==> flow/design.v (excerpt) <==
module SingleCycle_Top
(
	input				CLK	,
	input				RST	,
	output [9:0]	IMEM_ADDR	,
	input	 [15:0]	IMEM_RDATA	,
	output [9:0]	DMEM_ADDR	,
	output [15:0]	DMEM_WDATA	,
	output			DMEM_WE		,
	input	 [15:0]	DMEM_RDATA
);
For scale: roughly 540 flip-flops, about 71 I/O pins, roughly 33000 µm² of cells after synthesis.
clock: 16.0 ns
lec_check: 0
abc_area: 1
cap_margin: 20
cell_pad_in_sites_global_placement: 2
core_aspect_ratio: 1.42
core_margin: 3
core_utilization: 24
cts_cluster_diameter: 88
gpl_routability_driven: 0
max_routing_layer: met4
place_density_lb_addon: 0.17
slew_margin: 20
run.sh (not shown) runs the stock make flow with config.mk's settings and CLKGATE_MAP_FILE=.
Change:
==> flow/config.mk (replaced) <==
export PLATFORM = sky130hd
export DESIGN_NAME = SingleCycle_Top
export DESIGN_NICKNAME = SingleCycle_Top
export VERILOG_FILES = /design/flow/design.v
export SDC_FILE = /design/flow/constraint.sdc
export NUM_CORES = 4
export LEC_CHECK = 0
export CAP_MARGIN = 20
export CORE_MARGIN = 2
export CORE_UTILIZATION = 57
export CTS_CLUSTER_DIAMETER = 28
export MAX_ROUTING_LAYER = met4
export SETUP_SLACK_MARGIN = 2.24
export SLEW_MARGIN = 20
==> flow/constraint.sdc (replaced) <==
create_clock -name core_clock -period 8.14 [get_ports {CLK}]
set_input_delay 1.6280 -clock core_clock [delete_from_list [all_inputs] [get_ports {CLK}]]
set_output_delay 1.6280 -clock core_clock [all_outputs]
set_load 0.01 [all_outputs]
What happened:
- With this change the flow aborted during global routing (GRT-0232)
- area after synthesis grows by 1.2%
- die area drops by 57%
- synthesized cell count decreases by about 15%
Change:
==> flow/config.mk (replaced) <==
export PLATFORM = sky130hd
export DESIGN_NAME = SingleCycle_Top
export DESIGN_NICKNAME = SingleCycle_Top
export VERILOG_FILES = /design/flow/design.v
export SDC_FILE = /design/flow/constraint.sdc
export NUM_CORES = 4
export LEC_CHECK = 0
export ABC_AREA = 1
export CAP_MARGIN = 20
export CORE_MARGIN = 2
export CORE_UTILIZATION = 72
export CTS_CLUSTER_SIZE = 94
export SLEW_MARGIN = 20
export TNS_END_PERCENT = 10
==> flow/constraint.sdc (replaced) <==
create_clock -name core_clock -period 2.71 [get_ports {CLK}]
set_input_delay 0.5420 -clock core_clock [delete_from_list [all_inputs] [get_ports {CLK}]]
set_output_delay 0.5420 -clock core_clock [all_outputs]
set_load 0.01 [all_outputs]
Effect: This time the run stopped in clock tree synthesis; die area is lower by about a fifth; synthesized cell count is higher by about a fifth; area after synthesis is lower slightly.
Change:
--- a/flow/config.mk
+++ b/flow/config.mk
@@ -6,9 +6,9 @@
 export NUM_CORES = 4
 export LEC_CHECK = 0
-export ABC_AREA = 1
 export CAP_MARGIN = 20
 export CORE_MARGIN = 2
-export CORE_UTILIZATION = 72
-export CTS_CLUSTER_SIZE = 94
+export CORE_UTILIZATION = 58
+export CTS_CLUSTER_DIAMETER = 209
+export SETUP_SLACK_MARGIN = 3.4
 export SLEW_MARGIN = 20
-export TNS_END_PERCENT = 10
+export TNS_END_PERCENT = 15
==> flow/constraint.sdc (replaced) <==
create_clock -name core_clock -period 11.8 [get_ports {CLK}]
set_input_delay 2.3600 -clock core_clock [delete_from_list [all_inputs] [get_ports {CLK}]]
set_output_delay 2.3600 -clock core_clock [all_outputs]
set_load 0.01 [all_outputs]
Outcome:
- With this change the flow did not get past global routing
- die size increases by 25%
- synthesized cell count decreases by 15%
- synthesized area increases by 1.2%


== build 40 ==
Starting RTL as in the previous note.
==> flow/design.v (excerpt) <==
module SingleCycle_Top
(
	input				CLK	,
	input				RST	,
	output [9:0]	IMEM_ADDR	,
	input	 [15:0]	IMEM_RDATA	,
	output [9:0]	DMEM_ADDR	,
	output [15:0]	DMEM_WDATA	,
	output			DMEM_WE		,
	input	 [15:0]	DMEM_RDATA
);
	wire [15:0] sel_pc_out;
	wire [15:0] pc_out;
	wire [15:0] im_out;
	wire [15:0] alu_in;
	wire [15:0] rd1;
	wire [15:0] rd2;
	wire [15:0] alu_imm_out;
	wire [15:0] alu_out;
	wire [15:0] alu_bypass_out;
	wire [15:0] aux_out;
	wire [15:0] mem_out;
	wire [15:0] mem_bypass_out;
	wire [15:0] store_pc_out;
	wire [15:0] sum_imm_out;
	wire               comp;
	wire               sel_pc;    
	wire               sum_imm;   
	wire               store_pc;  
	wire               reg_we;    
	wire               alu_imm;   
	typedefs::alu_opcode_t alu_ctrl;  
	wire               alu_bypass;
	wire					 alu_feedback_in;
	wire               mem_we;    
	wire               mem_bypass;
	Controller control_block(
		.clk(CLK), 
		.op(typedefs::opcode_t'(im_out[15:10])), 
		.comp(comp), 
		.sel_PC(sel_pc), 
		.sum_imm(sum_imm), 
		.store_pc(store_pc), 
		.reg_we(reg_we), 
		.alu_imm(alu_imm), 
  ...
==> flow/config.mk <==
export PLATFORM = sky130hd
export DESIGN_NAME = SingleCycle_Top
export DESIGN_NICKNAME = SingleCycle_Top
export VERILOG_FILES = /design/flow/design.v
export SDC_FILE = /design/flow/constraint.sdc
export NUM_CORES = 4
export LEC_CHECK = 0
export ABC_AREA = 1
export CAP_MARGIN = 35
export CELL_PAD_IN_SITES_DETAIL_PLACEMENT = 2
export CORE_ASPECT_RATIO = 1.22
export CORE_MARGIN = 6
export CORE_UTILIZATION = 40
export CTS_CLUSTER_SIZE = 49
export GPL_ROUTABILITY_DRIVEN = 0
export HOLD_SLACK_MARGIN = 0.29
export MIN_ROUTING_LAYER = met2
export PLACE_DENSITY_LB_ADDON = 0.26
export SETUP_SLACK_MARGIN = 0.19
export SLEW_MARGIN = 25
export TNS_END_PERCENT = 50
==> flow/constraint.sdc <==
create_clock -name core_clock -period 11.2 [get_ports {CLK}]
set_input_delay 2.2400 -clock core_clock [delete_from_list [all_inputs] [get_ports {CLK}]]
set_output_delay 2.2400 -clock core_clock [all_outputs]
set_load 0.01 [all_outputs]
Build 40 got as far as clock tree synthesis (4_1_cts), where a tool error ended the run.
Input-level comparison between build 36 and build 40:
Settings: TNS_END_PERCENT removed (was 50); SLEW_MARGIN changed from 25 to 20; CORE_ASPECT_RATIO removed (was 1.22); CTS_CLUSTER_SIZE removed (was 49); CORE_MARGIN changed from 6 to 2; CELL_PAD_IN_SITES_DETAIL_PLACEMENT removed (was 2); PLACE_DENSITY_LB_ADDON removed (was 0.26); the clock period (ns, I/O delays scaled along) changed from 11.2 to 16.0.
==> results <==
The runs compared here, build 36 and build 40, all ended either early or with open violations. The log for build 40 ends in clock tree synthesis (4_1_cts) with error DPL-0033, so the run never completed. Comparing width of the die for build 36 and build 40, the bigger number came from build 36. Re synthesized cell count: no difference whatsoever between build 36 and build 40. Compared with build 40, in build 36 net count after synthesis saw little to no change; core footprint saw little to no change. Comparing build 36 against build 40, there is no change at all in post-synthesis chip area from yosys. Count of standard-cell rows was higher in build 40 than in build 36.
Modified inputs, build 39 compared to build 36
Settings: clearing GPL_ROUTABILITY_DRIVEN, which used to be 0; putting TNS_END_PERCENT at 5 where nothing was set; clearing SETUP_SLACK_MARGIN, which used to be 0.19; clearing ABC_AREA, which used to be 1; clearing MIN_ROUTING_LAYER, which used to be met2; clearing HOLD_SLACK_MARGIN, which used to be 0.29; swapping 40 for 58 in CORE_UTILIZATION; swapping 35 for 20 in CAP_MARGIN; swapping 16.0 for 11.0 in the clock period (ns, I/O delays scaled along).
Build 39 had finished all stages when the layout checks came back failing, citing setup timing. Between build 36 and build 39, the difference in xor-xnor portion of the synthesized cell area is negligible. Against build 36, build 39 reports a number of different library cells in the post-synthesis netlist that is higher. Between build 36 and build 39, the height of the die is higher for build 36. Setup fix buffers added after clock tree synthesis for build 39 is higher than for build 36. Diff build 36 -> build 39: and-or/or-and share of the synthesized area +5.4 points; post-synthesis instance area +about 1.2%. Taking build 39 as 1.0, build 36 lands at 1.19 on number of rows created at floorplan. Summary — cell count after synthesis, build 39 relative to build 36: lower, by about 15%.
